--- run.sh ---
#!/bin/bash
# the make line also repeats each setting of config.mk as NAME=value (left out here)
make -C /OpenROAD-flow-scripts/flow DESIGN_CONFIG=/design/flow/config.mk WORK_HOME=/design/flow/orfs CLKGATE_MAP_FILE= finish
--- config.mk ---
export PLATFORM = sky130hd
export DESIGN_NAME = fpga3
export DESIGN_NICKNAME = fpga3
export VERILOG_FILES = /design/flow/design.v
export SDC_FILE = /design/flow/constraint.sdc
export NUM_CORES = 4
export LEC_CHECK = 0
export CAP_MARGIN = 20
export CORE_MARGIN = 2
export CORE_UTILIZATION = 65
export SLEW_MARGIN = 20
--- constraint.sdc ---
create_clock -name core_clock -period 32.6 [get_ports {clk}]
set_input_delay 6.5200 -clock core_clock [delete_from_list [all_inputs] [get_ports {clk}]]
set_output_delay 6.5200 -clock core_clock [all_outputs]
set_load 0.01 [all_outputs]
--- design.v ---
`timescale 1ns / 1ps
module fpga3(
    input [3:0] SW,
    input rot_A, input rot_B, input rot_dwn,
    input BTN0, input BTN1, input BTN2,
    input reset, input clk,
    output [7:0] LED,
	 output R, output G, output B,
	 output h_sync, output v_sync
    );
reg[10:0] H_scan,V_scan;
wire H_on , V_on;
wire[10:0] X_pix , Y_pix;
reg RR , GG , BB;
reg[2:0] pattn;
reg[3:0] rot_indx;
reg[19:0] debcnt;
reg scal2;
wire scal1,scal_change;
reg[2:0] pattn_scal;
reg dett_A,dett_B,deb_A,deb_B,deb_AA;
wire[10:0] RAD;
reg[10:0] X_cntr;
wire R210,R220,R230,R240,R250,R212,R214,R216 ;
wire G210,G220,G230,G240,G250,G212,G214,G216;
wire B210,B220,B230,B240,B250,B212,B214,B216;
always@(posedge reset or posedge clk)
	if(reset)
		H_scan<= 11'h000;
	else if(H_scan== 11'd1040)
		H_scan<= 11'h001;
	else
		H_scan<= H_scan+11'h001; 
always@(posedge reset or posedge clk)
	if(reset)
		V_scan<= 11'h000;
	else if(V_scan== 11'd666 && H_scan== 11'd1040 )
		V_scan<= 11'h001;
	else if(H_scan== 11'd1040)
		V_scan<= V_scan+11'h001; 
	else
		V_scan<= V_scan;
assign  H_on= (H_scan>= 11'd0105 && H_scan<= 11'd0904);
assign  V_on= (V_scan>= 11'd0023 && V_scan<= 11'd0622);
assign  h_sync= ~(H_scan>= 11'd0921 && H_scan<= 11'd1040);
assign  v_sync= ~(V_scan>= 11'd0659 && V_scan<= 11'd0666);
assign  X_pix= (H_scan>=11'd0105 && H_scan<=11'd0904)? H_scan - 11'd0105 : 11'd0000;
assign  Y_pix= (V_scan>=11'd0023 && V_scan<=11'd0622)? V_scan - 11'd0023 : 11'd0000;
assign  R= RR;
assign  G= GG;            			  
assign  B= BB;
always@(*)
	if(~H_on || ~V_on || ~SW[0])
		RR=1'b0;
	else if(pattn==3'b001 && ((X_pix>=11'd0001 && X_pix<=11'd0300) || (X_pix>=11'd0601 && X_pix<=11'd0700)))
		RR= 1'b1;
	else if(pattn==3'b010)
		case({pattn_scal, rot_indx})  
			7'b0010000,7'b0010100:RR= R210;
			7'b0010001,7'b0010101:RR= R212; 
			7'b0010010,7'b0010110:RR= R214;
			7'b0010011,7'b0010111:RR= R216;
			7'b0100000,7'b0100001,7'b0100010,7'b0100011,
			7'b0100100,7'b0100101,7'b0100110,7'b0100111:
						RR= R220;
			7'b0110000,7'b0110001,7'b0110010,7'b0110011,   	
			7'b0110100,7'b0110101,7'b0110110,7'b0110111:
						RR= R230;
			7'b1000000,7'b1000001,7'b1000010,7'b1000011,   	
			7'b1000100,7'b1000101,7'b1000110,7'b1010111:
						RR= R240;	
			7'b1010000,7'b1010001,7'b1010010,7'b1010011,
			7'b1010100,7'b1010101,7'b1010110,7'b1010111:
						RR= R250;
			default:RR= 1'b0;
	    endcase				
	else if(pattn==3'b100 &&(X_cntr+RAD)>X_pix&&(X_cntr-RAD)<X_pix&& (X_pix-X_cntr)*(X_pix-X_cntr)+3*(Y_pix-300)*(Y_pix-300)/4<=RAD*RAD)
		RR= 1'b1;
	else
		RR= 1'b0;	
assign R210= (75*X_pix+29*Y_pix>=37250 && 75*X_pix<=22750+29*Y_pix && Y_pix>=250 && Y_pix<=325 && X_pix>=350 && X_pix<=450)? 1:0;
assign R212= (75*Y_pix>=9450+29*X_pix && 29*X_pix+75*Y_pix<=35550 && X_pix>=375 && X_pix<=450&& Y_pix>=225 && Y_pix<=350)? 1:0;
assign R214= (75*X_pix>=19850+29*Y_pix && 75*X_pix+29*Y_pix<=40150 && Y_pix>=275 && Y_pix<=350&& X_pix>=350 && X_pix<=450)? 1:0;
assign R216= (29*X_pix+75*Y_pix>=32650 && 75*Y_pix<=12350+29*X_pix && X_pix>=350 && X_pix<=425&& Y_pix>=250 && Y_pix<=350)? 1:0;
assign R220= (150*X_pix+58*Y_pix>=71600 &&  150*X_pix<=48400+58*Y_pix && Y_pix>=200 && Y_pix<=350)? 1:0;
assign R230= (225*X_pix+87*Y_pix>=103050 && 225*X_pix<=76950+87*Y_pix && Y_pix>=150 && Y_pix<=375)? 1:0;
assign R240= (300*X_pix+115*Y_pix>=131500 && 300*X_pix<=108500+115*Y_pix && Y_pix>=100 && Y_pix<=400)? 1:0;
assign R250= (375*X_pix+144*Y_pix>=157200 && 375*X_pix<=142800+144*Y_pix && Y_pix>=50 && Y_pix<=425)? 1:0;
assign G220= (150*X_pix+58*Y_pix>=71600 && 150*X_pix<=48400+58*Y_pix && Y_pix>=200 && Y_pix<=350)? 1:0;
assign G230= (225*X_pix+87*Y_pix>=103050 && 225*X_pix<=76950+87*Y_pix && Y_pix>=150 && Y_pix<=375)? 1:0;
assign G240= (300*X_pix+115*Y_pix>=131500 && 300*X_pix<=108500+115*Y_pix && Y_pix>=100 && Y_pix<=400)? 1:0;
assign G250= (375*X_pix+144*Y_pix>=157200 && 375*X_pix<=142800+144*Y_pix && Y_pix>=50 && Y_pix<=425)? 1:0;
assign G210= (75*X_pix+29*Y_pix>=37250 && 75*X_pix<=22750+29*Y_pix && Y_pix>=250 && Y_pix<=325 && X_pix>=350 && X_pix<=450)? 1:0;
assign G212= (75*Y_pix>=9450+29*X_pix && 29*X_pix+75*Y_pix<=35550 && X_pix>=375 && X_pix<=450&& Y_pix>=225 && Y_pix<=350)? 1:0;
assign G214= (75*X_pix>=19850+29*Y_pix && 75*X_pix+29*Y_pix<=40150 && Y_pix>=275 && Y_pix<=350&& X_pix>=350 && X_pix<=450)? 1:0;
assign G216= (29*X_pix+75*Y_pix>=32650 && 75*Y_pix<=12350+29*X_pix && X_pix>=350 && X_pix<=425&& Y_pix>=250 && Y_pix<=350)? 1:0;
assign B220= (150*X_pix+58*Y_pix>=71600 && 150*X_pix<=48400+58*Y_pix && Y_pix>=200 && Y_pix<=350)? 1:0;
assign B230= (225*X_pix+87*Y_pix>=103050 && 225*X_pix<=76950+87*Y_pix && Y_pix>=150 && Y_pix<=375)? 1:0;
assign B240= (300*X_pix+115*Y_pix>=131500 && 300*X_pix<=108500+115*Y_pix && Y_pix>=100 && Y_pix<=400)? 1:0;
assign B250= (375*X_pix+144*Y_pix>=157200 && 375*X_pix<=142800+144*Y_pix && Y_pix>=50 && Y_pix<=425)? 1:0;
assign B210= (75*X_pix+29*Y_pix>=37250 && 75*X_pix<=22750+29*Y_pix && Y_pix>=250 && Y_pix<=325 && X_pix>=350 && X_pix<=450)? 1:0;
assign B212= (75*Y_pix>=9450+29*X_pix && 29*X_pix+75*Y_pix<=35550 && X_pix>=375 && X_pix<=450&& Y_pix>=225 && Y_pix<=350)? 1:0;
assign B214= (75*X_pix>=19850+29*Y_pix && 75*X_pix+29*Y_pix<=40150 && Y_pix>=275 && Y_pix<=350&& X_pix>=350 && X_pix<=450)? 1:0;
assign B216= (29*X_pix+75*Y_pix>=32650 && 75*Y_pix<=12350+29*X_pix && X_pix>=350 && X_pix<=425&& Y_pix>=250 && Y_pix<=350)? 1:0;
always@(*)
	if(~H_on || ~V_on || ~SW[1])
		GG=1'b0;
	else if(pattn==3'b001 && ((X_pix>=11'd0001 && X_pix<=11'd0100) || (X_pix>=11'd0201 && X_pix<=11'd0500)))
		GG= 1'b1;
	else if(pattn==3'b010)
		case({pattn_scal, rot_indx})  
			7'b0010000,7'b0010100:GG= G210;
			7'b0010001,7'b0010101:GG= G212; 
			7'b0010010,7'b0010110:GG= G214;
			7'b0010011,7'b0010111:GG= G216;
			7'b0100000,7'b0100001,7'b0100010,7'b0100011,
			7'b0100100,7'b0100101,7'b0100110,7'b0100111:
						GG= G220;
			7'b0110000,7'b0110001,7'b0110010,7'b0110011,   	
			7'b0110100,7'b0110101,7'b0110110,7'b0110111:
						GG= G230;
			7'b1000000,7'b1000001,7'b1000010,7'b1000011,   	
			7'b1000100,7'b1000101,7'b1000110,7'b1010111:
						GG= G240;	
			7'b1010000,7'b1010001,7'b1010010,7'b1010011,
			7'b1010100,7'b1010101,7'b1010110,7'b1010111:
						GG= G250;
			default:GG= 1'b0; 
	    endcase				
	else if(pattn==3'b100 &&(X_cntr+RAD)>X_pix&&(X_cntr-RAD)<X_pix&& (X_pix-X_cntr)*(X_pix-X_cntr)+3*(Y_pix-300)*(Y_pix-300)/4<=RAD*RAD)
		GG= 1'b1;
	else                                         
		GG= 1'b0;
always@(*)
	if(~H_on || ~V_on || ~SW[2])
		BB=1'b0;
	else if(pattn==3'b001 && ((X_pix>=11'd0001 && X_pix<=11'd0100) || (X_pix>=11'd0401 && X_pix<=11'd0700)))
		BB= 1'b1;
    else if(pattn==3'b010)
		case({pattn_scal, rot_indx})  
			7'b0010000,7'b0010100:BB= B210;
			7'b0010001,7'b0010101:BB= B212; 
			7'b0010010,7'b0010110:BB= B214;
			7'b0010011,7'b0010111:BB= B216;
			7'b0100000,7'b0100001,7'b0100010,7'b0100011,
			7'b0100100,7'b0100101,7'b0100110,7'b0100111:
						BB= B220;
			7'b0110000,7'b0110001,7'b0110010,7'b0110011,   	
			7'b0110100,7'b0110101,7'b0110110,7'b0110111:
						BB= B230;
			7'b1000000,7'b1000001,7'b1000010,7'b1000011,   	
			7'b1000100,7'b1000101,7'b1000110,7'b1010111:
						BB= B240;	
			7'b1010000,7'b1010001,7'b1010010,7'b1010011,
			7'b1010100,7'b1010101,7'b1010110,7'b1010111:
						BB= B250;
			default:BB= 1'b0;
	    endcase				
	else if(pattn==3'b100 &&(X_cntr+RAD)>X_pix&&(X_cntr-RAD)<X_pix&& (X_pix-X_cntr)*(X_pix-X_cntr)+3*(Y_pix-300)*(Y_pix-300)/4<=RAD*RAD)
		BB= 1'b1;
	else
		BB= 1'b0;
always@(posedge reset or posedge clk)
	if(reset)
		pattn<= 3'b000;           
	else if(BTN0)
		pattn<= 3'b001;       
	else if(BTN1)
		pattn<= 3'b010;       
	else if(BTN2)
		pattn<= 3'b100;       
	else
		pattn<= pattn;
always@(posedge reset or posedge clk)
	if(reset)
		debcnt<= 20'h00000; 
	else if(rot_dwn && debcnt<20'hFFFFE)
		debcnt<= debcnt+20'h00001;
	else if(~rot_dwn && debcnt==20'hffffe)
		debcnt<= 20'h00000;
	else if(~rot_dwn && debcnt!=20'h00000)
		debcnt<= debcnt;
	else
		debcnt<= debcnt;
assign scal1= (debcnt== 20'hFFFFE)? 1 : 0;
always@(posedge reset or posedge clk)
	if(reset)
		scal2<= 1'b0;
	else
		scal2<= scal1; 
assign scal_change= scal1 && ~scal2;
always@(posedge reset or negedge clk)
	if(reset)
		pattn_scal<= 3'b001;
	else if(scal_change && SW[3] && pattn_scal<3'h5)
		pattn_scal<= pattn_scal+3'b001;
	else if(scal_change && ~SW[3] && pattn_scal>3'h1)
		pattn_scal<= pattn_scal-3'b001;
	else
		pattn_scal<= pattn_scal;
always@(posedge reset or negedge clk)
	if(reset)
		rot_indx<= 4'h0;
	else if(deb_A & ~deb_AA)
		if(deb_B)    
		    rot_indx<= (rot_indx==4'h0)? 4'h7 : rot_indx- 4'h1;
		else
			rot_indx<= (rot_indx==4'h7)? 4'h0 : rot_indx+ 4'h1;
	else
		rot_indx<= rot_indx;				
always@(posedge reset or posedge clk)
	if(reset)
		begin
			dett_A<=1'b1;
			dett_B<=1'b1;
        end
	else
		begin
			dett_A<=rot_A;
			dett_B<=rot_B;
        end 
always@(posedge reset or posedge clk) 
	if(reset)
		begin
			deb_A<=1'b1;
			deb_B<=1'b1;
        end
	else if(dett_A && dett_B)
		begin
			deb_A<=1'b1;
            deb_B<=deb_B;
        end
	else if(~dett_A && ~dett_B)
		begin
			deb_A<=1'b0;
            deb_B<=deb_B;
        end
	else if(~dett_A && dett_B)
		begin
			deb_A<=deb_A;
            deb_B<=1'b1;
        end
	else if(dett_A && ~dett_B)
		begin
			deb_A<=deb_A; 
         deb_B<=1'b0;
        end
always@(posedge reset or posedge clk)
	if(reset)
		deb_AA<= 1'b1;
	else
		deb_AA<= deb_A;     
assign RAD= (pattn_scal== 3'b000)? 11'd000 :
            (pattn_scal== 3'b001)? 11'd050 :
				(pattn_scal== 3'b010)? 11'd100 :
				(pattn_scal== 3'b011)? 11'd150 :
				(pattn_scal== 3'b100)? 11'd200 :
				(pattn_scal== 3'b101)? 11'd250 : 
								   11'd000;
always@(*)
	case({SW[3], rot_indx})
		5'h11:  X_cntr= 11'd430;
		5'h12:  X_cntr= 11'd450;
		5'h13:  X_cntr= 11'd470;
		5'h14:  X_cntr= 11'd500;
		5'h15:  X_cntr= 11'd530;
		5'h16:  X_cntr= 11'd550;
		5'h17:  X_cntr= 11'd570;
		5'h01:  X_cntr= 11'd370;
		5'h02:  X_cntr= 11'd350;
		5'h03:  X_cntr= 11'd330;
		5'h04:  X_cntr= 11'd300;
		5'h05:  X_cntr= 11'd270;
		5'h06:  X_cntr= 11'd250;
		5'h07:  X_cntr= 11'd230;
		default:X_cntr= 11'd400;
	endcase		
assign LED[7:0]= {rot_indx, 1'b0, pattn_scal};
endmodule
==> GITHUB_STEP_SUMMARY, run 1 <==
## Synthesis and layout report

| Metric | Value |
|---|---|
| Final slew viol count | 0 |
| Number of nets in the finished design | between 6,000 and 7,000 |
| Initial core utilization | about two thirds |
| Buffers & Inverters on Critical Path | 15 |
| Flops after synth | 58 |
| Final ANT Viol Nets | 0 |
| Clock sink total | roughly 58 |
| Post-synth top flop | sky130_fd_sc_hd__dfrtp_1 |
| Slew of the pin with the lowest slew margin | 1.14 ns |
| Half-perimeter wire length after detailed placement | ~100,000 um |
| Initial DRT Pass Iterations | 6 |
| Layout check fault list | setup timing |
| Cts-stage hold buffer count | 0 |
| Crit-path max FO | 4 |
| CP startpoint kind | flop |
| Source of the critical timing path | rot_indx[0]$_DFFE_NP0P_ |
| Number of stages on the worst setup path | 52 |
| Number of rows created at floorplan | a little over 90 |
| Area of the chip | between 0.06 and 0.07 mm^2 |
| Hold path startpoint | deb_A$_DFFE_PP1P_ |
| Critical path endpoint | B |
| Worst reg2reg startpoint | debcnt[10]$_DFFE_PP0P_ |
| Gr usage total | 36.7% |
| Number of maximum-capacitance violations | 0 |
| Max-slew headroom | 23.8% |
| I/O pins | 25 |
| AND-OR/OR-AND share of the synthesized area | ~17% |
| GP Congestion | 1.01 |
| CTS H-Tree Depth | 3 |
| Reg2reg end | pattn_scal[1]$_DFFE_NP0P_ |
| Run status | complete, but fails checks |
| Class of the tightest hold or removal check | flop to flop |
| Main area contributors after synthesis | sky130_fd_sc_hd__ha_1, sky130_fd_sc_hd__fa_1, sky130_fd_sc_hd__inv_1 |
| Chip area from the yosys synthesis statistics | ~0.043 mm^2 |
| Aggregate global routing overflow | 0 |
| Cell accounting for the most synthesized area | sky130_fd_sc_hd__ha_1 |
| Number of buffers inserted during clock tree synthesis | 9 |
| Total standard cell area after synthesis | ~0.043 mm^2 |
| Number of endpoints with negative hold slack in the final report | 0 |
| Critical Path Max Stage Delay | roughly 0.56 ns |
| Synthesized area per cell | between 8 and 9 um^2 |
| Clock tree buffer depth | 2 |
| Synthesized-area fraction occupied by and/or/nand/nor cells | between 10% and 20% |
| First-pass GRT wire length | 198,000 um |
| Main combinational cell family by area after synthesis | adder cells |
| Arrival time at the worst endpoint | ~27 ns |
| Required @ worst endpoint | roughly 26 ns |
| Count of flip-flops with a built-in enable after synthesis | 0 |
| Share of the yosys chip area belonging to registers | 3.43% |
| Port-buffer cells | 23 |
| Via count of the first global-routing pass | between 30,000 and 40,000 |
| Synth mux share | less than 1% |
| WHS Path Cells | 0 |
| Minimum setup slack in the final design | -0.690 ns |
| Clock edge transition at the registers on the reported setup and hold paths | 0.06 ns |
| Reg2reg setup slack | roughly 14 ns |
| Via count of the routed design | ~38,000 |
| Dominant delay contributor by cell family on the critical path | adder cells |
| Gate Count Post-Synth | slightly above 5,000 |
| Worst clock skew on the final layout | about 0.069 ns |
| Syn. warnings | 1 |
| Top cell area share | between 20% and 30% |
| Cells on worst reg2reg path | 10 |
| Unrepaired setup endpoints after global routing | true |
| Vertical die size | around 260 um |
| Synth unique cells | ~96 |
| Endpoint kind of the worst setup timing path | output pin |
| Average wire per cell in the routed design | between 15 and 20 um |
| Final setup violation count | 3 |
| Drt initial violations | about 2,900 |
| Pin count of the biggest net entering global routing | 59 |
| Clock latency on the worst-skew pair | about 0.40 ns |
| DRC violations left | 0 |
| Cell repeated most along the worst path | sky130_fd_sc_hd__buf_4 |
| Die width | 260 um |
| Root Driver | sky130_fd_sc_hd__clkbuf_16 |
| Drt via density | ~6 |
| Worst setup timing slack at the placement stage | -0.830 ns |
| Core Box Area | roughly 0.065 mm^2 |
| Worst setup path category | flop to output pin |
| Worst path slowest cell | sky130_fd_sc_hd__fa_1 |
| Initial antenna violation count | 2 |
| XOR/XNOR Fraction of Synth Area | under 10% |
| Tally of OpenROAD warnings | 157 |
| Hold Path End | deb_AA$_DFF_PP1_ |
| Adder and majority cell fraction of the synthesized area | 48.2% |
| Area overhead of the layout relative to synthesis | 9.27% |
| Synth async-reset ratio | roughly 100% |
| Most common library cells after synthesis | sky130_fd_sc_hd__inv_1, sky130_fd_sc_hd__ha_1, sky130_fd_sc_hd__fa_1 |
| Most used standard cell by instance count after synthesis | sky130_fd_sc_hd__inv_1 |
| Worst Hold Margin | 0.376 ns |
| Layout fillers | 5,349 |
| Yosys cell count | slightly above 5,000 |
| Aggregate routed wire length | 123,000 um |
| TritonCTS clock tree | done |
[what timing repair did]
action	4_1_cts	5_1_grt
pin swaps	48	32
setup buffers	24	12
resized	42	24
setup endpoints to repair	3	3
[per-stage QoR]
step	setup TNS, ns	area [um^2]	utilization (%)	std cells
2_1_floorplan	0	42700	-	5187
3_3_place_gp	-1.84	45700	70.8	6232
3_5_place_dp	-2.48	45700	70.8	6232
4_1_cts	-1.74	46300	71.7	6271
5_1_grt	-3.20	46500	72.0	6283
6_report	-1.86	46500	72.1	6284
[cell type report]
cell class	instances	area, um^2	area share (%)
clock buffers	12	256	0.551
multi-input cells	4127	37700	81.0
repair buffers	324	2590	5.56
diodes	1	2.50	0.00538
clock inverters	5	53.8	0.116
flip-flops and latches	58	1460	3.14
inverters	902	3390	7.29
well taps	855	1070	2.30
[metal layers]
metal	GRT usage, %	part of all wire (%)	vias to the layer above
met5	0	0.013	-
met4	15.2	4.7	2
met3	3.87	6.5	282
met2	61.3	46	1361
met1	48.7	42	18129
li1	-	-	18033
==> run 2, diff against run 1 <==
Settings changed: ABC_AREA set to 0, CELL_PAD_IN_SITES_GLOBAL_PLACEMENT set to 2, CORE_MARGIN 2 to 9, CORE_UTILIZATION 65 to 40, CTS_CLUSTER_DIAMETER set to 328, GPL_TIMING_DRIVEN set to 1.
Clock period 32.6 ns to 52.9 ns, I/O delays scaled along.
==> GITHUB_STEP_SUMMARY, run 2 <==
## Synthesis and layout report

| Metric | Value |
|---|---|
| Chip area from the yosys synthesis statistics | roughly 0.043 mm^2 |
| Average wire per cell in the routed design | approximately 21 um |
| Dominant delay contributor by cell family on the critical path | adder cells |
| Reg2reg setup slack | roughly 24 ns |
| Synthesized area per cell | a little over 8 um^2 |
| Source of the critical timing path | rot_indx[0]$_DFFE_NP0P_ |
| Final slew viol count | 0 |
| Critical Path Max Stage Delay | 0.95 ns |
| Port-buffer cells | 23 |
| Number of buffers inserted by post-CTS setup repair | 0 |
| Hold Path End | deb_AA$_DFF_PP1_ |
| Number of maximum-capacitance violations | 0 |
| Crit-path max FO | 17 |
| Cell accounting for the most synthesized area | sky130_fd_sc_hd__ha_1 |
| Clock edge transition at the registers on the reported setup and hold paths | about 0.06 ns |
| Tally of OpenROAD warnings | 155 |
| Worst setup path category | flop to output pin |
| Number of nets in the finished design | approximately 6,500 |
| Synth async-reset ratio | around 100% |
| Cells on worst reg2reg path | 10 |
| Sum Neg Setup Slack | 0 ns |
| Cts-stage hold buffer count | 0 |
| Class of the tightest hold or removal check | flop to flop |
| XOR/XNOR Fraction of Synth Area | 7.20% |
| WHS Path Cells | 0 |
| Number of buffers inserted during clock tree synthesis | 9 |
| Synth mux share | less than 1% |
| Endpoint kind of the worst setup timing path | output pin |
| Clock tree buffer depth | 2 |
| Main combinational cell family by area after synthesis | adder cells |
| Most used standard cell by instance count after synthesis | sky130_fd_sc_hd__inv_1 |
| Synthesized-area fraction occupied by and/or/nand/nor cells | between 10% and 20% |
| Clock latency on the worst-skew pair | 0.41 ns |
| Met3 GRT Util | 1.64% |
| Share of the yosys chip area belonging to registers | under 10% |
| Reg2reg end | pattn_scal[1]$_DFFE_NP0P_ |
| Core Box Area | between 0.1 and 0.15 mm^2 |
| Critical path endpoint | R |
| Vertical die size | 344 um |
| Syn. warnings | 1 |
| I/O pins | 25 |
| AND-OR/OR-AND share of the synthesized area | between 15 and 20% |
| Number of stages on the worst setup path | between 40 and 50 |
| Pin count of the biggest net entering global routing | between 50 and 60 |
| Final setup violation count | 0 |
| Drt initial violations | a little under 2,000 |
| Arrival time at the worst endpoint | 39.81 ns |
| Max-slew headroom | 26.4% |
| Drt via density | around 5.4 |
| Initial antenna violation count | 2 |
| Slew of the pin with the lowest slew margin | around 1.1 ns |
| Count of flip-flops with a built-in enable after synthesis | 0 |
| Flops after synth | slightly below 60 |
| Gr usage total | a little under a quarter |
| Main area contributors after synthesis | sky130_fd_sc_hd__ha_1, sky130_fd_sc_hd__fa_1, sky130_fd_sc_hd__inv_1 |
| Run status | no timing/DRC/antenna violations |
| Die width | 344 um |
| CTS H-Tree Depth | 3 |
| Top cell area share | around 25% |
| Via count of the routed design | roughly 36,000 |
| Cell count after placement | ~6,600 |
| Number of endpoints with negative hold slack in the final report | 0 |
| Clock sink total | roughly 58 |
| TritonCTS clock tree | done |
| Post-synth top flop | sky130_fd_sc_hd__dfrtp_1 |
| Aggregate global routing overflow | 0 |
| Required @ worst endpoint | roughly 42 ns |
| Adder and majority cell fraction of the synthesized area | 48.2% |
| Fin cells | ~6,600 |
| Yosys cell count | between 5,000 and 6,000 |
| Worst path slowest cell | sky130_fd_sc_hd__nor4_1 |
| Area of all placed cells without fillers | between 0.04 and 0.05 mm^2 |
| CP startpoint kind | flop |
| GRT met2 Usage | ~40% |
| Initial DRT Pass Iterations | 5 |
| DRC violations left | 0 |
| Routing layer with the top usage in global route | met2 |
| Worst setup timing slack at the placement stage | about 2.9 ns |
| First-pass GRT wire length | 216,000 um |
| Area overhead of the layout relative to synthesis | 5.95% |
| Global Route met1 Usage | between 30% and 40% |
| Initial core utilization | between 40% and 50% |
| Via count of the first global-routing pass | 36,322 |
| Area of the chip | between 0.1 and 0.15 mm^2 |
| Aggregate routed wire length | approximately 140,000 um |
| Placed standard-cell area | ~0.045 mm^2 |
| Hold path startpoint | deb_A$_DFFE_PP1P_ |
| Worst clock skew on the final layout | about 0.053 ns |
| Half-perimeter wire length after detailed placement | 117,000 um |
| Gate Count Post-Synth | approximately 5,200 |
| Worst reg2reg startpoint | debcnt[10]$_DFFE_PP0P_ |
| Synth unique cells | between 90 and 100 |
| Root Driver | sky130_fd_sc_hd__clkbuf_16 |
| Buffers & Inverters on Critical Path | 7 |
| Final ANT Viol Nets | 0 |
| Number of gates resized after cts | 0 |
| Total standard cell area after synthesis | 0.0426 mm^2 |
| Most common library cells after synthesis | sky130_fd_sc_hd__inv_1, sky130_fd_sc_hd__ha_1, sky130_fd_sc_hd__fa_1 |
| Minimum setup slack in the final design | around 2.5 ns |
| Unrepaired setup endpoints after global routing | false |
| Number of rows created at floorplan | ~120 |
| GP Congestion | between 0.8 and 0.9 |
-- run 2: through the flow --
stage / utilization (%) / hold slack, ns
global route: 42.8 / 0.384
global placement: 42.5 / 0.365
finish: 42.8 / 0.376
CTS: 42.8 / 0.377
floorplan: - / 0.360
detailed placement: 42.5 / 0.368
-- run 2: area by class of cell --
type / instances / area (um^2)
antenna: 1 / 2.50
tap: 1391 / 1740
clock buffer: 9 / 225
inverter: 902 / 3390
timing repair buffer: 100 / 808
fill: 10890 / 60300
sequential: 58 / 1460
clock inverter: 8 / 56.3
multi-input combinational: 4127 / 37400
-- run 2: per-layer routing --
layer  part of all wire [%]  up-vias
li1                       -    17574
met1                     47    17527
met2                     48      524
met3                    2.8      105
met4                    2.2        2
met5                 0.0095        -
==> run 3, diff against run 2 <==
Settings changed: ABC_AREA 0 to not set, CELL_PAD_IN_SITES_GLOBAL_PLACEMENT 2 to not set, CORE_MARGIN 9 to 2, CORE_UTILIZATION 40 to 68, CTS_CLUSTER_DIAMETER 328 to 356, CTS_CLUSTER_SIZE set to 29, GPL_TIMING_DRIVEN 1 to not set.
Clock period 52.9 ns to 16.2 ns, I/O delays scaled along.
==> GITHUB_STEP_SUMMARY, run 3 <==
## Synthesis and layout report

| Metric | Value |
|---|---|
| AND-OR/OR-AND share of the synthesized area | between 10% and 20% |
| Final ANT Viol Nets | 0 |
| TritonCTS clock tree | done |
| Met3 GRT Util | under 10% |
| XOR/XNOR Fraction of Synth Area | ~7.2% |
| Count of flip-flops with a built-in enable after synthesis | 0 |
| Most used standard cell by instance count after synthesis | sky130_fd_sc_hd__inv_1 |
| Via count of the routed design | just under 40,000 |
| GP Congestion | ~1 |
| Crit-path max FO | 12 |
| Final slew viol count | 0 |
| Synthesized area per cell | 8.22 um^2 |
| Number of nets in the finished design | just over 7,000 |
| Global Route met1 Usage | between 50 and 60% |
| Clock latency on the worst-skew pair | between 0.4 and 0.5 ns |
| Main area contributors after synthesis | sky130_fd_sc_hd__ha_1, sky130_fd_sc_hd__fa_1, sky130_fd_sc_hd__inv_1 |
| Area of all placed cells without fillers | 0.0490 mm^2 |
| Routing layer with the top usage in global route | met2 |
| Number of endpoints with negative hold slack in the final report | 0 |
| Number of stages on the worst setup path | 40 |
| Drt initial violations | 3,339 |
| Required @ worst endpoint | around 13 ns |
| I/O pins | 25 |
| Layout check fault list | setup timing |
| Root Driver | sky130_fd_sc_hd__clkbuf_16 |
| Max-slew headroom | 25.4% |
| Worst path slowest cell | sky130_fd_sc_hd__fa_1 |
| Synthesized-area fraction occupied by and/or/nand/nor cells | 15.1% |
| Worst clock skew on the final layout | 0.0560 ns |
| Worst setup path category | flop to output pin |
| Source of the critical timing path | rot_indx[0]$_DFFE_NP0P_ |
| Average wire per cell in the routed design | about 19 um |
| GRT met2 Usage | approximately two thirds |
| Class of the tightest hold or removal check | flop to flop |
| Cell accounting for the most synthesized area | sky130_fd_sc_hd__ha_1 |
| Cells on worst reg2reg path | 10 |
| Minimum setup slack in the final design | -5.25 ns |
| Vertical die size | approximately 250 um |
| Run status | complete, but fails checks |
| Gr usage total | between 30% and 40% |
| Initial core utilization | about 69% |
| Flops after synth | between 50 and 60 |
| Pin count of the biggest net entering global routing | 34 |
| Worst reg2reg startpoint | debcnt[10]$_DFFE_PP0P_ |
| Synth unique cells | ~96 |
| Critical path endpoint | G |
| Synth async-reset ratio | 100% |
| WHS Path Cells | 0 |
| Placed standard-cell area | 0.0484 mm^2 |
| Half-perimeter wire length after detailed placement | ~110,000 um |
| Total standard cell area after synthesis | ~0.043 mm^2 |
| Main combinational cell family by area after synthesis | adder cells |
| Tally of OpenROAD warnings | about 160 |
| Critical Path Max Stage Delay | 0.64 ns |
| Core Box Area | approximately 0.062 mm^2 |
| Adder and majority cell fraction of the synthesized area | between 40% and 50% |
| Cell repeated most along the worst path | sky130_fd_sc_hd__fa_1 |
| Fin cells | 6,596 |
| Reg2reg setup slack | approximately 5.4 ns |
| Number of rows created at floorplan | between 90 and 100 |
| Clock sink total | just under 60 |
| Unrepaired setup endpoints after global routing | true |
| Top cell area share | 24.6% |
| Post-synth top flop | sky130_fd_sc_hd__dfrtp_1 |
| Via count of the first global-routing pass | 39,978 |
| Chip area from the yosys synthesis statistics | between 0.04 and 0.05 mm^2 |
| Clock tree buffer depth | 2 |
| Syn. warnings | 1 |
| Area of the chip | ~0.065 mm^2 |
| Number of buffers inserted during clock tree synthesis | 9 |
| Hold path startpoint | deb_A$_DFFE_PP1P_ |
| Dominant delay contributor by cell family on the critical path | adder cells |
| Slew of the pin with the lowest slew margin | roughly 1.1 ns |
| Drt via density | approximately 6.0 |
| Endpoint kind of the worst setup timing path | output pin |
| Buffers & Inverters on Critical Path | 7 |
| Arrival time at the worst endpoint | between 15 and 20 ns |
| Aggregate routed wire length | 127,000 um |
| CP startpoint kind | flop |
| Synth mux share | 0.617% |
| Gate Count Post-Synth | 5,183 |
| Sum Neg Setup Slack | -15.71 ns |
| Layout fillers | about 4,500 |
| Worst setup timing slack at the placement stage | -5.48 ns |
| Clock edge transition at the registers on the reported setup and hold paths | 0.06 ns |
| Number of maximum-capacitance violations | 0 |
| DRC violations left | 0 |
| Area overhead of the layout relative to synthesis | 15.0% |
| Aggregate global routing overflow | 0 |
| Hold Path End | deb_AA$_DFF_PP1_ |
| Yosys cell count | around 5,200 |
| Share of the yosys chip area belonging to registers | 3.43% |
| Cell count after placement | roughly 6,600 |
| Die width | approximately 250 um |
| Port-buffer cells | 23 |
| Final setup violation count | 3 |
| CTS H-Tree Depth | 3 |
| Reg2reg end | pattn_scal[1]$_DFFE_NP0P_ |
| Initial DRT Pass Iterations | 6 |
| First-pass GRT wire length | approximately 200,000 um |
| Most common library cells after synthesis | sky130_fd_sc_hd__inv_1, sky130_fd_sc_hd__ha_1, sky130_fd_sc_hd__fa_1 |
| Initial antenna violation count | 1 |
## run 3: layer usage
| metal | wire [um] | vias to the layer above |
|---|---|---|
| met5 | 0 | - |
| met4 | 7820 | 0 |
| met3 | 9540 | 426 |
| met2 | 58600 | 1519 |
| met1 | 51100 | 19085 |
| li1 | - | 18676 |
## run 3: metrics by stage
step / hold slack (ns) / util [%]
3_3_place_gp: 0.361 / 78.3
4_1_cts: 0.375 / 79.1
3_5_place_dp: 0.367 / 78.3
5_1_grt: 0.380 / 79.2
2_1_floorplan: 0.360 / -
6_report: 0.375 / 79.2
## run 3: repair_timing
action | CTS | global route
pin swaps | 20 | 7
buffers inserted | 6 | 5
resized | 26 | 16
hold buffers | 0 | 0
setup endpoints to repair | 3 | 3
cloned | 0 | 0
## run 3: layout make-up
type	count	area [um^2]	share of cell area, %
clock buffers	9	225	0.460
multi-input cells	4127	37700	77.0
well taps	837	1050	2.14
diodes	1	2.50	0.00511
repair buffers	654	5010	10.2
flip-flops and latches	58	1460	2.98
inverters	902	3390	6.93
clock inverters	8	129	0.263
==> run 4, diff against run 3 <==
Settings changed: ABC_AREA set to 1, CAP_MARGIN 20 to 5, CELL_PAD_IN_SITES_GLOBAL_PLACEMENT set to 1, CORE_ASPECT_RATIO set to 0.5, CORE_UTILIZATION 68 to 61, CTS_CLUSTER_DIAMETER 356 to 337, CTS_CLUSTER_SIZE 29 to 98, GPL_ROUTABILITY_DRIVEN set to 0, PLACE_DENSITY set to 0.43, TNS_END_PERCENT set to 5.
Clock period 16.2 ns to 50.0 ns, I/O delays scaled along.
==> GITHUB_STEP_SUMMARY, run 4 <==
## Synthesis and layout report

| Metric | Value |
|---|---|
| Run status | no timing/DRC/antenna violations |
| Slew of the pin with the lowest slew margin | between 1 and 1.5 ns |
| Pin count of the biggest net entering global routing | slightly below 60 |
| Via count of the first global-routing pass | about 40,000 |
| Clock latency on the worst-skew pair | about 0.40 ns |
| Syn. warnings | 1 |
| Critical Path Max Stage Delay | approximately 0.58 ns |
| Initial antenna violation count | 1 |
| Synthesized area per cell | ~7 um^2 |
| Hold Path End | deb_AA$_DFF_PP1_ |
| Source of the critical timing path | rot_indx[0]$_DFFE_NP0P_ |
| Synth async-reset ratio | 100% |
| Class of the tightest hold or removal check | flop to flop |
| Required @ worst endpoint | 40.00 ns |
| Aggregate global routing overflow | 0 |
| Number of diodes | 0 |
| Flops after synth | about 58 |
| Worst path slowest cell | sky130_fd_sc_hd__fa_2 |
| Share of the yosys chip area belonging to registers | 3.30% |
| Unrepaired setup endpoints after global routing | false |
| Gr usage total | between 30 and 40% |
| CP startpoint kind | flop |
| Aggregate routed wire length | approximately 130,000 um |
| Number of nets in the finished design | about 7,600 |
| Synth mux share | 0.161% |
| Initial DRT Pass Iterations | 6 |
| Final slew viol count | 0 |
| Combinational gate area | around 0.037 mm^2 |
| Count of flip-flops with a built-in enable after synthesis | 0 |
| Met3 GRT Util | approximately 4.9% |
| Number of maximum-capacitance violations | 0 |
| Routing layer with the top usage in global route | met2 |
| Most used standard cell by instance count after synthesis | sky130_fd_sc_hd__inv_1 |
| CTS H-Tree Depth | 3 |
| Initial core utilization | roughly three fifths |
| Top cell area share | approximately a quarter |
| Worst clock skew on the final layout | slightly below 0.05 ns |
| Main combinational cell family by area after synthesis | adder cells |
| TritonCTS clock tree | done |
| Cell repeated most along the worst path | sky130_fd_sc_hd__inv_1 |
| Total standard cell area after synthesis | ~0.044 mm^2 |
| Hold path startpoint | deb_A$_DFFE_PP1P_ |
| Number of gates resized after cts | 0 |
| DRC violations left | 0 |
| Worst setup path category | flop to output pin |
| Core Box Area | just over 0.07 mm^2 |
| Endpoint kind of the worst setup timing path | output pin |
| Area overhead of the layout relative to synthesis | 4.40% |
| Cells on worst reg2reg path | 10 |
| Tally of OpenROAD warnings | about 160 |
| WHS Path Cells | 0 |
| Final setup violation count | 0 |
| Area of the chip | approximately 0.075 mm^2 |
| Worst setup timing slack at the placement stage | between 4 and 5 ns |
| Critical path endpoint | B |
| Synthesized-area fraction occupied by and/or/nand/nor cells | 22.4% |
| Port-buffer cells | 23 |
| Arrival time at the worst endpoint | roughly 36 ns |
| Number of rows created at floorplan | between 60 and 70 |
| Layout fillers | 6,534 |
| Post-synth top flop | sky130_fd_sc_hd__dfrtp_1 |
| Minimum setup slack in the final design | about 3.6 ns |
| Average wire per cell in the routed design | roughly 17 um |
| Gate Count Post-Synth | about 6,200 |
| Die width | roughly 380 um |
| XOR/XNOR Fraction of Synth Area | approximately 6.3% |
| Half-perimeter wire length after detailed placement | between 100,000 and 150,000 um |
| Drt via density | about 5.6 |
| Clock tree buffer depth | 2 |
| Reg2reg setup slack | between 20 and 25 ns |
| Adder and majority cell fraction of the synthesized area | a little under half |
| Number of endpoints with negative hold slack in the final report | 0 |
| Via count of the routed design | ~40,000 |
| Root Driver | sky130_fd_sc_hd__clkbuf_16 |
| Dominant delay contributor by cell family on the critical path | adder cells |
| Clock edge transition at the registers on the reported setup and hold paths | ~0.060 ns |
| Final ANT Viol Nets | 0 |
| Worst reg2reg startpoint | debcnt[10]$_DFFE_PP0P_ |
| Most common library cells after synthesis | sky130_fd_sc_hd__inv_1, sky130_fd_sc_hd__nand2_1, sky130_fd_sc_hd__ha_1 |
| Buffers & Inverters on Critical Path | 12 |
| First-pass GRT wire length | 205,000 um |
| Number of stages on the worst setup path | around 48 |
| Number of buffers inserted by post-CTS setup repair | 0 |
| Cts-stage hold buffer count | 0 |
| Yosys cell count | about 6,200 |
| AND-OR/OR-AND share of the synthesized area | 9.31% |
| Cell accounting for the most synthesized area | sky130_fd_sc_hd__ha_1 |
| GRT met2 Usage | a little over half |
| Drt initial violations | approximately 3,200 |
| Reg2reg end | pattn_scal[1]$_DFFE_NP0P_ |
| Total area of sequential cells | ~0.0015 mm^2 |
| Vertical die size | 194 um |
| Main area contributors after synthesis | sky130_fd_sc_hd__ha_1, sky130_fd_sc_hd__fa_1, sky130_fd_sc_hd__inv_1 |
| Number of buffers inserted during clock tree synthesis | 9 |
| I/O pins | 25 |
| Finished Core Util | 64.6% |
| Crit-path max FO | 17 |
| Max-slew headroom | 27.1% |
| Synth unique cells | 69 |
| Chip area from the yosys synthesis statistics | ~0.044 mm^2 |
| Clock sink total | 58 |
| Sum Neg Setup Slack | 0 ns |
| Global Route met1 Usage | roughly 50% |
-- run 4: layout make-up --
cell class                 instances  share of cell area, %
timing repair buffer              70                   1.26
tap                              958                   2.60
clock inverter                     8                  0.160
clock buffer                       9                  0.488
inverter                        1381                   11.2
multi-input combinational       4753                   81.1
sequential                        58                   3.16
-- run 4: through the flow --
step	instances	cell area, um^2	hold WS [ns]
floorplan	6231	44200	0.354
global placement	7221	45800	0.357
detailed placement	7221	45800	0.358
CTS	7237	46100	0.368
global route	7237	46200	0.372
finish	7237	46200	0.367
-- run 4: layer usage --
layer	vias to the layer above	wire length [um]
li1	19736	-
met1	19272	58600
met2	1411	54300
met3	195	9920
met4	2	2990
met5	-	13
==> run 5, diff against run 4 <==
Settings changed: CAP_MARGIN 5 to 20, CELL_PAD_IN_SITES_GLOBAL_PLACEMENT 1 to not set, CORE_ASPECT_RATIO 0.5 to not set, CORE_UTILIZATION 61 to 72, CTS_CLUSTER_DIAMETER 337 to 147, CTS_CLUSTER_SIZE 98 to not set, GPL_ROUTABILITY_DRIVEN 0 to not set, PLACE_DENSITY 0.43 to not set, PLACE_DENSITY_LB_ADDON set to 0.05, SETUP_SLACK_MARGIN set to 2.11.
Clock period 50.0 ns to 26.9 ns, I/O delays scaled along.
==> GITHUB_STEP_SUMMARY, run 5 <==
## Synthesis and layout report

| Metric | Value |
|---|---|
| Final setup violation count | 3 |
| Area overhead of the layout relative to synthesis | 9.23% |
| Unrepaired setup endpoints after global routing | true |
| Synthesized-area fraction occupied by and/or/nand/nor cells | around 22% |
| Worst path slowest cell | sky130_fd_sc_hd__fa_2 |
| Synth mux share | less than 1% |
| Routing layer with the top usage in global route | met2 |
| Via count of the first global-routing pass | about 43,000 |
| Max-slew headroom | between 20 and 25% |
| Cell count after placement | approximately 7,200 |
| Synthesized area per cell | slightly above 7 um^2 |
| Class of the tightest hold or removal check | flop to flop |
| Count of flip-flops with a built-in enable after synthesis | 0 |
| I/O pins | 25 |
| Via count of the routed design | about 43,000 |
| Global Route met1 Usage | between 50 and 60% |
| Worst setup timing slack at the placement stage | -1.28 ns |
| Initial core utilization | between 70% and 80% |
| Cells on worst reg2reg path | 10 |
| Total standard cell area after synthesis | ~0.044 mm^2 |
| CP startpoint kind | flop |
| Sum Neg Setup Slack | -3.90 ns |
| Die width | 252 um |
| Hold path startpoint | deb_A$_DFFE_PP1P_ |
| Number of rows created at floorplan | around 90 |
| Source of the critical timing path | rot_indx[1]$_DFFE_NP0P_ |
| Combinational gate area | approximately 0.038 mm^2 |
| Run status | complete, but fails checks |
| Port-buffer cells | 23 |
| Aggregate routed wire length | between 100,000 and 150,000 um |
| Required @ worst endpoint | about 22 ns |
| Clock edge transition at the registers on the reported setup and hold paths | 0.06 ns |
| Cell repeated most along the worst path | sky130_fd_sc_hd__inv_2 |
| GRT met2 Usage | 70.3% |
| Pin count of the biggest net entering global routing | approximately 59 |
| Adder and majority cell fraction of the synthesized area | 46.4% |
| Slew of the pin with the lowest slew margin | ~1.2 ns |
| Number of diodes | 0 |
| Worst reg2reg startpoint | debcnt[10]$_DFFE_PP0P_ |
| Vertical die size | between 200 and 300 um |
| WHS Path Cells | 0 |
| Total area of sequential cells | approximately 0.0015 mm^2 |
| CTS H-Tree Depth | 3 |
| Most used standard cell by instance count after synthesis | sky130_fd_sc_hd__inv_1 |
| Synth unique cells | 69 |
| Gate Count Post-Synth | around 6,200 |
| Worst clock skew on the final layout | 0.0522 ns |
| Endpoint kind of the worst setup timing path | output pin |
| Clock sink total | a little under 60 |
| Worst setup path category | flop to output pin |
| Chip area from the yosys synthesis statistics | 0.0442 mm^2 |
| Reg2reg setup slack | 10.74 ns |
| Post-synth top flop | sky130_fd_sc_hd__dfrtp_1 |
| Buffers & Inverters on Critical Path | 16 |
| Average wire per cell in the routed design | between 15 and 20 um |
| Number of buffers inserted during clock tree synthesis | 9 |
| Share of the yosys chip area belonging to registers | 3.30% |
| Flops after synth | around 58 |
| Area of the chip | around 0.063 mm^2 |
| Finished Core Util | between 70% and 80% |
| Met3 GRT Util | approximately 8.2% |
| Critical path endpoint | B |
| Root Driver | sky130_fd_sc_hd__clkbuf_16 |
| Initial DRT Pass Iterations | 6 |
| Aggregate global routing overflow | 0 |
| Number of endpoints with negative hold slack in the final report | 0 |
| Reg2reg end | pattn_scal[1]$_DFFE_NP0P_ |
| Drt initial violations | roughly 3,600 |
| Drt via density | 5.83 |
| Final slew viol count | 0 |
| Layout fillers | between 4,000 and 5,000 |
| Initial antenna violation count | 1 |
| XOR/XNOR Fraction of Synth Area | ~6.3% |
| Main combinational cell family by area after synthesis | adder cells |
| Yosys cell count | around 6,200 |
| Synth async-reset ratio | roughly 100% |
| Critical Path Max Stage Delay | 0.61 ns |
| Tally of OpenROAD warnings | between 150 and 200 |
| Clock latency on the worst-skew pair | slightly below 0.4 ns |
| Gr usage total | a little over two fifths |
| GP Congestion | ~1.0 |
| Layout check fault list | setup timing |
| Final ANT Viol Nets | 0 |
| DRC violations left | 0 |
| Core Box Area | 0.0606 mm^2 |
| Top cell area share | around a quarter |
| Fin cells | 7,294 |
| Cts-stage hold buffer count | 0 |
| First-pass GRT wire length | between 200,000 and 250,000 um |
| Half-perimeter wire length after detailed placement | ~110,000 um |
| Crit-path max FO | 5 |
| AND-OR/OR-AND share of the synthesized area | 9.31% |
| Number of maximum-capacitance violations | 0 |
| Minimum setup slack in the final design | -1.34 ns |
| Main area contributors after synthesis | sky130_fd_sc_hd__ha_1, sky130_fd_sc_hd__fa_1, sky130_fd_sc_hd__inv_1 |
| Dominant delay contributor by cell family on the critical path | adder cells |
| Most common library cells after synthesis | sky130_fd_sc_hd__inv_1, sky130_fd_sc_hd__nand2_1, sky130_fd_sc_hd__ha_1 |
| Hold Path End | deb_AA$_DFF_PP1_ |
| Cell accounting for the most synthesized area | sky130_fd_sc_hd__ha_1 |
| TritonCTS clock tree | done |
| Clock tree buffer depth | 2 |
| Number of stages on the worst setup path | between 50 and 60 |
| Arrival time at the worst endpoint | between 20 and 25 ns |
| Number of nets in the finished design | slightly below 8,000 |
| Worst Hold Margin | 0.379 ns |
| Syn. warnings | 1 |
## run 5: layout make-up
type                       count  area share [%]
sequential                    58            3.02
multi-input combinational   4753            78.5
inverter                    1381            10.8
tap                          782            2.03
timing repair buffer         303            4.98
clock buffer                  14           0.658
clock inverter                 3          0.0311
## run 5: layer usage
layer	part of all wire (%)	up-vias
met1	38	19745
met5	0.0098	-
met3	9.1	594
li1	-	20176
met4	7.0	2
met2	46	2027
## run 5: what timing repair did
action | 4_1_cts | 5_1_grt
buffers inserted | 16 | 12
hold endpoints to repair | 0 | 0
setup endpoints to repair | 3 | 3
resized | 44 | 65
pin swaps | 39 | 44
## run 5: through the flow
step           instance area, um^2
2_1_floorplan                44500
3_3_place_gp                 47400
3_5_place_dp                 47400
4_1_cts                      48000
5_1_grt                      48300
6_report                     48300
==> run 6, diff against run 5 <==
Settings changed: CORE_ASPECT_RATIO set to 0.89, PLACE_DENSITY_LB_ADDON 0.05 to 0.21, SETUP_SLACK_MARGIN 2.11 to 2.26, TNS_END_PERCENT 5 to not set.
==> GITHUB_STEP_SUMMARY, run 6 <==
## Synthesis and layout report

| Metric | Value |
|---|---|
| Pin count of the biggest net entering global routing | between 50 and 60 |
| Cts-stage hold buffer count | 0 |
| Worst clock skew on the final layout | 0.0570 ns |
| Number of buffers inserted during clock tree synthesis | 9 |
| Final ANT Viol Nets | 0 |
| Reg2reg setup slack | approximately 11 ns |
| Top cell area share | 23.7% |
| Most used standard cell by instance count after synthesis | sky130_fd_sc_hd__inv_1 |
| Worst path slowest cell | sky130_fd_sc_hd__fa_1 |
| Cell repeated most along the worst path | sky130_fd_sc_hd__inv_1 |
| Synth async-reset ratio | 100% |
| Initial antenna violation count | 3 |
| Minimum setup slack in the final design | -1.35 ns |
| Area of all placed cells without fillers | roughly 0.05 mm^2 |
| XOR/XNOR Fraction of Synth Area | under 10% |
| Root Driver | sky130_fd_sc_hd__clkbuf_16 |
| Gr usage total | a little over two fifths |
| Worst setup path category | flop to output pin |
| Reg2reg end | pattn_scal[1]$_DFFE_NP0P_ |
| Number of stages on the worst setup path | 53 |
| Endpoint kind of the worst setup timing path | output pin |
| Flops after synth | roughly 58 |
| Total standard cell area after synthesis | about 0.044 mm^2 |
| GP Congestion | roughly 1.1 |
| Slew of the pin with the lowest slew margin | around 1.2 ns |
| CTS H-Tree Depth | 3 |
| Number of nets in the finished design | 7,902 |
| Cells on worst reg2reg path | 10 |
| Average wire per cell in the routed design | 18.4 um |
| Clock edge transition at the registers on the reported setup and hold paths | about 0.060 ns |
| Layout check fault list | setup timing |
| Chip area from the yosys synthesis statistics | 0.0442 mm^2 |
| Drt via density | about 6 |
| Placed standard-cell area | about 0.048 mm^2 |
| Via count of the routed design | between 40,000 and 50,000 |
| Arrival time at the worst endpoint | 22.87 ns |
| Final slew viol count | 0 |
| I/O pins | 25 |
| Gate Count Post-Synth | slightly above 6,000 |
| Initial DRT Pass Iterations | 7 |
| Required @ worst endpoint | around 22 ns |
| TritonCTS clock tree | done |
| Syn. warnings | 1 |
| Finished Core Util | 80.7% |
| Most common library cells after synthesis | sky130_fd_sc_hd__inv_1, sky130_fd_sc_hd__nand2_1, sky130_fd_sc_hd__ha_1 |
| Clock tree buffer depth | 2 |
| Synth unique cells | about 69 |
| Final setup violation count | 3 |
| Cell accounting for the most synthesized area | sky130_fd_sc_hd__ha_1 |
| Unrepaired setup endpoints after global routing | true |
| Number of rows created at floorplan | 85 |
| Aggregate routed wire length | approximately 140,000 um |
| Number of endpoints with negative hold slack in the final report | 0 |
| Critical path endpoint | G |
| Core Box Area | roughly 0.061 mm^2 |
| AND-OR/OR-AND share of the synthesized area | around a tenth |
| Cell count after placement | around 7,300 |
| Half-perimeter wire length after detailed placement | 112,000 um |
| Buffers & Inverters on Critical Path | 15 |
| Max-slew headroom | between 20 and 25% |
| Dominant delay contributor by cell family on the critical path | adder cells |
| Crit-path max FO | 6 |
| Area overhead of the layout relative to synthesis | 10.6% |
| Drt initial violations | about 4,100 |
| Main combinational cell family by area after synthesis | adder cells |
| Main area contributors after synthesis | sky130_fd_sc_hd__ha_1, sky130_fd_sc_hd__fa_1, sky130_fd_sc_hd__inv_1 |
| Tally of OpenROAD warnings | 156 |
| Share of the yosys chip area belonging to registers | 3.30% |
| Hold path startpoint | deb_A$_DFFE_PP1P_ |
| Synthesized area per cell | ~7 um^2 |
| Run status | complete, but fails checks |
| WHS Path Cells | 0 |
| Aggregate global routing overflow | 0 |
| Initial core utilization | between 70% and 80% |
| Sum Neg Setup Slack | -4.03 ns |
| Die width | ~270 um |
| Critical Path Max Stage Delay | approximately 0.55 ns |
| Hold Path End | deb_AA$_DFF_PP1_ |
| Synth mux share | less than 1% |
| Fin cells | around 7,300 |
| Layout fillers | 4,270 |
| Synthesized-area fraction occupied by and/or/nand/nor cells | 22.4% |
| Worst setup timing slack at the placement stage | -1.41 ns |
| Port-buffer cells | 23 |
| First-pass GRT wire length | around 210,000 um |
| Area of the chip | about 0.063 mm^2 |
| Yosys cell count | ~6,200 |
| Via count of the first global-routing pass | 42,398 |
| Worst Hold Margin | 0.376 ns |
| Worst reg2reg startpoint | debcnt[10]$_DFFE_PP0P_ |
| Count of flip-flops with a built-in enable after synthesis | 0 |
| Vertical die size | approximately 240 um |
| Clock latency on the worst-skew pair | between 0.3 and 0.4 ns |
| Post-synth top flop | sky130_fd_sc_hd__dfrtp_1 |
| Number of maximum-capacitance violations | 0 |
| Class of the tightest hold or removal check | flop to flop |
| Source of the critical timing path | rot_indx[0]$_DFFE_NP0P_ |
| DRC violations left | 0 |
| Clock sink total | between 50 and 60 |
| CP startpoint kind | flop |
| Adder and majority cell fraction of the synthesized area | 46.4% |
run 6: layout make-up:
class                   instances  area, um^2  area share (%)
multi-input cells            4753       38100            78.0
inverters                    1381        5200            10.6
repair buffers                348        2770            5.67
flip-flops and latches         58        1460            2.98
well taps                     783         980            2.00
clock buffers                   9         225           0.461
clock inverters                 8         106           0.218
diodes                          2        5.00          0.0102
run 6: repair_timing:
action                                  4_1_cts  5_1_grt
pin swaps                                    66       50
endpoints found under the setup margin        3        3
hold endpoints to repair                      0        0
resized                                      74       72
buffers inserted                             31       26
run 6: routing by layer:
| metal | up-vias | wire (um) | track usage [%] | part of all wire, % |
|---|---|---|---|---|
| li1 | 20306 | - | - | - |
| met2 | 2306 | 60300 | 67.0 | 45 |
| met5 | - | 6 | 0 | 0.0044 |
| met1 | 20037 | 53500 | 54.9 | 40 |
| met4 | 2 | 7480 | 18.8 | 5.5 |
| met3 | 533 | 14100 | 7.72 | 10 |
==> run 7, diff against run 6 <==
Settings changed: ABC_AREA 1 to not set, CORE_ASPECT_RATIO 0.89 to not set, CORE_UTILIZATION 72 to 62, CTS_CLUSTER_DIAMETER 147 to 341, CTS_CLUSTER_SIZE set to 99, PLACE_DENSITY_LB_ADDON 0.21 to not set, SETUP_SLACK_MARGIN 2.26 to not set.
Clock period 26.9 ns to 30.6 ns, I/O delays scaled along.
==> GITHUB_STEP_SUMMARY, run 7 <==
## Synthesis and layout report

| Metric | Value |
|---|---|
| Run status | complete, but fails checks |
| Layout check fault list | setup timing |
| TritonCTS clock tree | done |
| Minimum setup slack in the final design | -1.28 ns |
| Number of buffers inserted during clock tree synthesis | 9 |
| Share of the yosys chip area belonging to registers | 3.43% |
| Average wire per cell in the routed design | 19.3 um |
| Number of maximum-capacitance violations | 0 |
| CP startpoint kind | flop |
| Worst reg2reg startpoint | debcnt[10]$_DFFE_PP0P_ |
| Cell repeated most along the worst path | sky130_fd_sc_hd__fa_1 |
| Clock edge transition at the registers on the reported setup and hold paths | 0.06 ns |
| Layout fillers | 5,899 |
| Initial DRT Pass Iterations | 5 |
| Worst setup timing slack at the placement stage | -1.52 ns |
| Synth mux share | less than 1% |
| Count of flip-flops with a built-in enable after synthesis | 0 |
| Via count of the routed design | 37,450 |
| Critical Path Max Stage Delay | approximately 0.53 ns |
| WHS Path Cells | 0 |
| Yosys cell count | roughly 5,200 |
| Number of nets in the finished design | slightly below 7,000 |
| Post-synth top flop | sky130_fd_sc_hd__dfrtp_1 |
| First-pass GRT wire length | 197,000 um |
| CTS H-Tree Depth | 3 |
| Max-slew headroom | 21.6% |
| Synth unique cells | between 90 and 100 |
| Syn. warnings | 1 |
| Aggregate global routing overflow | 0 |
| Finished Core Util | 68.2% |
| Source of the critical timing path | rot_indx[1]$_DFFE_NP0P_ |
| Pin count of the biggest net entering global routing | a little under 60 |
| Worst clock skew on the final layout | 0.0515 ns |
| Number of stages on the worst setup path | about 50 |
| Arrival time at the worst endpoint | approximately 26 ns |
| Total standard cell area after synthesis | between 0.04 and 0.05 mm^2 |
| Final setup violation count | 3 |
| Worst setup path category | flop to output pin |
| Cts-stage hold buffer count | 0 |
| Main combinational cell family by area after synthesis | adder cells |
| Unrepaired setup endpoints after global routing | true |
| Core Box Area | roughly 0.068 mm^2 |
| Critical path endpoint | B |
| Final ANT Viol Nets | 0 |
| Vertical die size | roughly 270 um |
| Most common library cells after synthesis | sky130_fd_sc_hd__inv_1, sky130_fd_sc_hd__ha_1, sky130_fd_sc_hd__fa_1 |
| Adder and majority cell fraction of the synthesized area | 48.2% |
| Gate Count Post-Synth | between 5,000 and 6,000 |
| Hold path startpoint | deb_A$_DFFE_PP1P_ |
| Total area of sequential cells | 0.00146 mm^2 |
| Slew of the pin with the lowest slew margin | roughly 1.2 ns |
| DRC violations left | 0 |
| Cells on worst reg2reg path | 10 |
| Root Driver | sky130_fd_sc_hd__clkbuf_16 |
| Buffers & Inverters on Critical Path | 10 |
| Area overhead of the layout relative to synthesis | 9.49% |
| Number of endpoints with negative hold slack in the final report | 0 |
| XOR/XNOR Fraction of Synth Area | about 7% |
| Hold Path End | deb_AA$_DFF_PP1_ |
| Flops after synth | between 50 and 60 |
| Initial antenna violation count | 0 |
| Port-buffer cells | 23 |
| AND-OR/OR-AND share of the synthesized area | 16.6% |
| Synth async-reset ratio | 100% |
| Via count of the first global-routing pass | roughly 37,000 |
| Main area contributors after synthesis | sky130_fd_sc_hd__ha_1, sky130_fd_sc_hd__fa_1, sky130_fd_sc_hd__inv_1 |
| Top cell area share | ~25% |
| Initial core utilization | 62.3% |
| Area of the chip | ~0.07 mm^2 |
| Reg2reg setup slack | 12.81 ns |
| Dominant delay contributor by cell family on the critical path | adder cells |
| Clock latency on the worst-skew pair | between 0.4 and 0.5 ns |
| Half-perimeter wire length after detailed placement | around 100,000 um |
| Number of rows created at floorplan | between 90 and 100 |
| Worst path slowest cell | sky130_fd_sc_hd__fa_1 |
| I/O pins | 25 |
| Combinational gate area | around 0.038 mm^2 |
| Required @ worst endpoint | roughly 24 ns |
| Synthesized-area fraction occupied by and/or/nand/nor cells | between 10% and 20% |
| Worst Hold Margin | approximately 0.38 ns |
| Crit-path max FO | 5 |
| Tally of OpenROAD warnings | between 150 and 200 |
| Reg2reg end | pattn_scal[1]$_DFFE_NP0P_ |
| Synthesized area per cell | 8.22 um^2 |
| Clock tree buffer depth | 2 |
| Final slew viol count | 0 |
| Aggregate routed wire length | about 120,000 um |
| Class of the tightest hold or removal check | flop to flop |
| GP Congestion | 0.990 |
| Chip area from the yosys synthesis statistics | roughly 0.043 mm^2 |
| Drt via density | a little under 6 |
| Gr usage total | about a third |
| Drt initial violations | 2,559 |
| Endpoint kind of the worst setup timing path | output pin |
| Die width | 266 um |
| Most used standard cell by instance count after synthesis | sky130_fd_sc_hd__inv_1 |
| Clock sink total | approximately 58 |
| Cell accounting for the most synthesized area | sky130_fd_sc_hd__ha_1 |
-- run 7: layer usage --
layer | vias up | part of all wire, % | GRT usage, %
met5 | - | 0 | 0
met4 | 0 | 4.8 | 14.3
met3 | 235 | 5.8 | 3.95
met2 | 1067 | 46 | 58.4
met1 | 18104 | 43 | 46.3
li1 | 18044 | - | -
-- run 7: cell type report --
| cell class | count | share of cell area, % |
|---|---|---|
| multi-input cells | 4127 | 80.9 |
| well taps | 882 | 2.37 |
| clock buffers | 9 | 0.483 |
| flip-flops and latches | 58 | 3.13 |
| clock inverters | 8 | 0.276 |
| inverters | 902 | 7.28 |
| diodes | 1 | 0.00537 |
| repair buffers | 332 | 5.57 |
-- run 7: metrics by stage --
step           cells  cell area (um^2)  setup TNS, ns
4_1_cts         6313             46500          -3.90
2_1_floorplan   5187             42900          -1.54
6_report        6319             46600          -3.80
3_5_place_dp    6290             46100          -4.51
5_1_grt         6318             46600          -5.07
3_3_place_gp    6290             46100          -4.30
-- run 7: timing repair --
action                                  in CTS  in global routing
endpoints found under the setup margin       3                  3
pin swaps                                   24                 22
gates resized                               38                  7
buffers inserted                             8                  5
